## run A
==> flow/design.v (excerpt) <==
module fp64_add(input clk, input [63:0] a, input [63:0] b, output reg [63:0] s);
make LEC_CHECK=0 CAP_MARGIN=20 CORE_MARGIN=2 CORE_UTILIZATION=58 SLEW_MARGIN=20 finish   # period 16.5 ns
run.sh (not shown) runs the stock make flow with config.mk's settings and CLKGATE_MAP_FILE=.
The log for run A ends in global routing with error GRT-0116, so the run never completed.
Edits applied to the flow inputs when going from run A to run B:
# run A
export LEC_CHECK = 0
export CAP_MARGIN = 20
export CORE_MARGIN = 2
export CORE_UTILIZATION = 58
export SLEW_MARGIN = 20
create_clock -name core_clock -period 16.5 [get_ports {clk}]
# run B
export LEC_CHECK = 0
export CAP_MARGIN = 20
export CORE_MARGIN = 2
export CORE_UTILIZATION = 21
export SLEW_MARGIN = 20
create_clock -name core_clock -period 29.7 [get_ports {clk}]
Notes after the runs:
Run B | status: complete | timing, DRC, antenna: pass. Run A: it failed with a tool error in global routing, so there are no final results. Reported for run B and run A, synthesized area turned out identical to the last digit. Changes observed in run B relative to run A: average cell area after synthesis closely matched the old numbers, die height increased by 120 um relative to the old numbers, number of placement rows increased by 66% relative to the old numbers, chip area in the Yosys report closely matched the old numbers.
Input changes introduced in run C (baseline for comparison: run B):
# run B
export LEC_CHECK = 0
export CAP_MARGIN = 20
export CORE_MARGIN = 2
export CORE_UTILIZATION = 21
export SLEW_MARGIN = 20
create_clock -name core_clock -period 29.7 [get_ports {clk}]
# run C
export LEC_CHECK = 0
export ABC_AREA = 1
export CAP_MARGIN = 20
export CORE_ASPECT_RATIO = 1.8
export CORE_MARGIN = 10
export CORE_UTILIZATION = 40
export CTS_CLUSTER_SIZE = 16
export HOLD_SLACK_MARGIN = 0.08
export SETUP_SLACK_MARGIN = 3.89
export SLEW_MARGIN = 20
create_clock -name core_clock -period 16.6 [get_ports {clk}]
Results
- The flow completed for run C, but it is not clean: the layout still shows setup timing.
- Run B completed; timing, DRC and antenna clean
- Delta (run C minus run B): synthesized cell count increased by 731 relative to the old numbers; area enclosed by the die boundary decreased by about 40% relative to the old numbers; setup slack decreased by 12.12 ns relative to the old numbers; switching power of the nets increased by 220% relative to the old numbers.
- Sequential share of layout area down 4.0 points in run C wrt run B
- Going from run B to run C, post-route non-filler standard cell count grew by more than 10%.
- | total power consumption of the routed design | run C vs run B | worse |
- Compared with run B, run C shows width of the die that has gone down by more than a quarter.
- The proportion of cell area occupied by multi-input gates in run C was lower than what run B gave.
Input changes introduced in run D (baseline for comparison: run C):
# run C
export LEC_CHECK = 0
export ABC_AREA = 1
export CAP_MARGIN = 20
export CORE_ASPECT_RATIO = 1.8
export CORE_MARGIN = 10
export CORE_UTILIZATION = 40
export CTS_CLUSTER_SIZE = 16
export HOLD_SLACK_MARGIN = 0.08
export SETUP_SLACK_MARGIN = 3.89
export SLEW_MARGIN = 20
create_clock -name core_clock -period 16.6 [get_ports {clk}]
# run D
export LEC_CHECK = 0
export ABC_AREA = 1
export CAP_MARGIN = 20
export CORE_MARGIN = 2
export CORE_UTILIZATION = 66
export CTS_CLUSTER_DIAMETER = 235
export HOLD_SLACK_MARGIN = -0.1
export PLACE_DENSITY = 0.67
export SLEW_MARGIN = 20
create_clock -name core_clock -period 12.4 [get_ports {clk}]
==> comparison <==
Run D did not make it past clock tree synthesis, where a tool error ended it. Relative to run C, total instance count after detailed placement has decreased by 372 in run D. Relative to run C, the detailed-placement wirelength estimate measured on run D has decreased by more than 10%. Taking run C as the reference, in run D number of synthesized flops with an enable pin now sits at about the same level, placed standard-cell area now sits lower, total core area now sits lower, setup slack at placement now sits lower, count of mapped cells out of synthesis now sits at about the same level.

Setup of oak:
The RTL this note starts from:
==> flow/design.v <==
module FA_Structural(a,b,cin,sum,cout);
	input a,b,cin;
    output sum,cout;
    wire x,y,z;
    xor(x,a,b);
    xor(sum,x,cin);
    and(y,cin,x);
    and(z,a,b);
    or(cout,y,z);
endmodule
module RPA(a,b,cin,sum,cout);
	input [63:0] a,b;
    input cin;
    output wire [63:0] sum;
    output wire cout;
	wire c0,c1,c2,c3,c4,c5,c6,c7,c8,c9,c10,c11,c12,c13,c14,c15,c16,c17,c18,c19,c20,c21,c22,c23,c24,c25,c26,c27,c28,c29,c30,c31,c32,c33,c34,c35,c36,c37,c38,c39,c40,c41,c42,c43,c44,c45,c46,c47,c48,c49,c50,c51,c52,c53,c54,c55,c56,c57,c58,c59,c60,c61,c62;
	FA_Structural fa1(a[0],b[0],cin,sum[0],c0);
	FA_Structural fa2(a[1],b[1],c0,sum[1],c1);
	FA_Structural fa3(a[2],b[2],c1,sum[2],c2);
	FA_Structural fa4(a[3],b[3],c2,sum[3],c3);
    FA_Structural fa5(a[4],b[4],c3,sum[4],c4);
    FA_Structural fa6(a[5],b[5],c4,sum[5],c5);
    FA_Structural fa7(a[6],b[6],c5,sum[6],c6);
    FA_Structural fa8(a[7],b[7],c6,sum[7],c7);
    FA_Structural fa9(a[8],b[8],c7,sum[8],c8);
    FA_Structural fa10(a[9],b[9],c8,sum[9],c9);
    FA_Structural fa11(a[10],b[10],c9,sum[10],c10);
    FA_Structural fa12(a[11],b[11],c10,sum[11],c11);
    FA_Structural fa13(a[12],b[12],c11,sum[12],c12);
    FA_Structural fa14(a[13],b[13],c12,sum[13],c13);
    FA_Structural fa15(a[14],b[14],c13,sum[14],c14);
    FA_Structural fa16(a[15],b[15],c14,sum[15],c15);
    FA_Structural fa17(a[16],b[16],c15,sum[16],c16);
    FA_Structural fa18(a[17],b[17],c16,sum[17],c17);
    FA_Structural fa19(a[18],b[18],c17,sum[18],c18);
    FA_Structural fa20(a[19],b[19],c18,sum[19],c19);
    FA_Structural fa21(a[20],b[20],c19,sum[20],c20);
    FA_Structural fa22(a[21],b[21],c20,sum[21],c21);
    FA_Structural fa23(a[22],b[22],c21,sum[22],c22);
    FA_Structural fa24(a[23],b[23],c22,sum[23],c23);
    FA_Structural fa25(a[24],b[24],c23,sum[24],c24);
    FA_Structural fa26(a[25],b[25],c24,sum[25],c25);
    FA_Structural fa27(a[26],b[26],c25,sum[26],c26);
    FA_Structural fa28(a[27],b[27],c26,sum[27],c27);
    FA_Structural fa29(a[28],b[28],c27,sum[28],c28);
    FA_Structural fa30(a[29],b[29],c28,sum[29],c29);
    FA_Structural fa31(a[30],b[30],c29,sum[30],c30);
    FA_Structural fa32(a[31],b[31],c30,sum[31],c31);
    FA_Structural fa33(a[32],b[32],c31,sum[32],c32);
    FA_Structural fa34(a[33],b[33],c32,sum[33],c33);
    FA_Structural fa35(a[34],b[34],c33,sum[34],c34);
    FA_Structural fa36(a[35],b[35],c34,sum[35],c35);
    FA_Structural fa37(a[36],b[36],c35,sum[36],c36);	
    FA_Structural fa38(a[37],b[37],c36,sum[37],c37);
    FA_Structural fa39(a[38],b[38],c37,sum[38],c38);
    FA_Structural fa40(a[39],b[39],c38,sum[39],c39);
    FA_Structural fa41(a[40],b[40],c39,sum[40],c40);
    FA_Structural fa42(a[41],b[41],c40,sum[41],c41);
    FA_Structural fa43(a[42],b[42],c41,sum[42],c42);
    FA_Structural fa44(a[43],b[43],c42,sum[43],c43);
    FA_Structural fa45(a[44],b[44],c43,sum[44],c44);
    FA_Structural fa46(a[45],b[45],c44,sum[45],c45);
    FA_Structural fa47(a[46],b[46],c45,sum[46],c46);
    FA_Structural fa48(a[47],b[47],c46,sum[47],c47);
    FA_Structural fa49(a[48],b[48],c47,sum[48],c48);
    FA_Structural fa50(a[49],b[49],c48,sum[49],c49);
    FA_Structural fa51(a[50],b[50],c49,sum[50],c50);
    FA_Structural fa52(a[51],b[51],c50,sum[51],c51);
    FA_Structural fa53(a[52],b[52],c51,sum[52],c52);
    FA_Structural fa54(a[53],b[53],c52,sum[53],c53);
    FA_Structural fa55(a[54],b[54],c53,sum[54],c54);
    FA_Structural fa56(a[55],b[55],c54,sum[55],c55);
    FA_Structural fa57(a[56],b[56],c55,sum[56],c56);
    FA_Structural fa58(a[57],b[57],c56,sum[57],c57);
    FA_Structural fa59(a[58],b[58],c57,sum[58],c58);
    FA_Structural fa60(a[59],b[59],c58,sum[59],c59);
    FA_Structural fa61(a[60],b[60],c59,sum[60],c60);
    FA_Structural fa62(a[61],b[61],c60,sum[61],c61);
    FA_Structural fa63(a[62],b[62],c61,sum[62],c62);
    FA_Structural fa64(a[63],b[63],c62,sum[63],cout);
endmodule
module swap(input [63:0]in1, input [63:0]in2, output reg [63:0]out1, output reg [63:0]out2);
    always @(in1 or in2)
    begin
        if(in2[62:0]>in1[62:0])
        begin
            out2 = in1;
            out1 = in2;
        end
        else
        begin
            out1 = in1;
            out2 = in2;
        end
    end
endmodule
module shifter(input [63:0]A, input [10:0]shift, output [63:0]B);
    assign B = A>>shift;
endmodule
module split(input [63:0]A, output sign, output [10:0]exp, output [51:0]man);
    assign sign = A[63];
    assign exp  = A[62:52];
    assign man  = A[51:0];
endmodule
module dfa(input [63:0] I1, input [63:0] I2, output reg [63:0] Final_exp);
    wire[63:0] A,B;
    swap SW(I1,I2,A,B); 
    wire S1,S2;        
    wire [10:0] E1,E2; 
    wire [51:0] M1,M2; 
    split SP1(A,S1,E1,M1); 
    split SP2(B,S2,E2,M2); 
    wire [10:0]Expdiff; 
    assign Expdiff = E1-E2;
    wire [63:0] T1,T2,T3;  
    assign T1= {|E1,M1};   
    assign T2= {|E2,M2};   
    shifter BS(T2,Expdiff,T3); 
    wire [63:0]T4;
    assign T4 = {64{S1^S2}}^T3; 
    wire [63:0]Sum;
    wire Carry;
    RPA C1(T1,T4,S1^S2,Sum,Carry); 
    reg [51:0] M3,tmp; 
    reg [10:0] E3;
    integer i, j;
    reg found;
    always @(*)
    begin
        i=53;
        j=0;
        found=1'b0;
        tmp=Sum[51:0];
        if(Sum[53]==1)
        begin 
            M3=Sum[52:1];
            E3 = E1 + 1'b1;
        end
        else if(Sum[52]==0)
        begin
            for(j=1;j<=52;j=j+1)
            begin
                if(!found && Sum[52-j]==1'b1)
                begin
                    i=j;
                    found=1'b1;
                end
            end
            E3=E1-i;
            tmp=Sum[51:0];
            M3=tmp<<i;
        end
        else
        begin
            M3=Sum[51:0];
            E3=E1;
        end
    end
    always@(*) begin
        if(&E1 == 1'b1 || &E2 == 1'b1) begin
            Final_exp = 64'b0_11111111111_1111111111111111111111111111111111111111111111111111;	
        end
        else if((|E1== 1'b0) && (|M1[51:0]== 1'b0)) begin
            Final_exp = {S2,E2,M2[51:0]};
        end
        else if((|E2== 1'b0) && (|M2[51:0]== 1'b0)) begin
            Final_exp = {S1,E1,M1[51:0]};
        end
        else if(Sum[63:0] == 63'b0) begin
            Final_exp=64'b0;
        end
        else begin
            Final_exp = {S1,{11{|Sum}} & E3,M3};
        end
    end
endmodule
module fp64_add(input clk, input [63:0] a, input [63:0] b, output reg [63:0] s);
    reg  [63:0] a_q, b_q;
    wire [63:0] sum;
    dfa u_dfa(.I1(a_q), .I2(b_q), .Final_exp(sum));
    always @(posedge clk) begin
        a_q <= a;
        b_q <= b;
        s   <= sum;
    end
endmodule
Settings: LEC_CHECK=0, ABC_AREA=1, CAP_MARGIN=20, CORE_ASPECT_RATIO=0.5, CORE_MARGIN=2, CORE_UTILIZATION=72, CTS_CLUSTER_DIAMETER=352, CTS_CLUSTER_SIZE=95, PLACE_DENSITY=0.38, SETUP_SLACK_MARGIN=2.3, SLEW_MARGIN=20, TNS_END_PERCENT=40; clock period 16.5 ns.
oak did not finish; the tool stopped in 3_5_place_dp with error DPL-0038.
The inputs of pine differ from those of oak as listed below.
- removing PLACE_DENSITY (formerly 0.38)
- changing CORE_ASPECT_RATIO from 0.5 to 1.8
- changing CTS_CLUSTER_DIAMETER from 352 to 40
- setting HOLD_SLACK_MARGIN to 0.08 for the first time
- setting MIN_ROUTING_LAYER to met2 for the first time
- changing CTS_CLUSTER_SIZE from 95 to 16
- changing CORE_MARGIN from 2 to 8
- changing SETUP_SLACK_MARGIN from 2.3 to 3.4
- changing CORE_UTILIZATION from 72 to 40
- removing TNS_END_PERCENT (formerly 40)
- changing the clock period (ns, I/O delays scaled along) from 16.5 to 16.6
Notes after the runs:
Comparing oak against pine, there is no change at all in cell total in the yosys stat output. Higher routability congestion estimate was reported by pine, not oak. oak -> pine: synthesized instance count delta 0, exact match. pine: GRT-0232 in 5_1_grt -> run aborted. Summary of pine over oak: die area now sits higher; core outline area now sits higher.
Power and IR drop assume default switching activity.
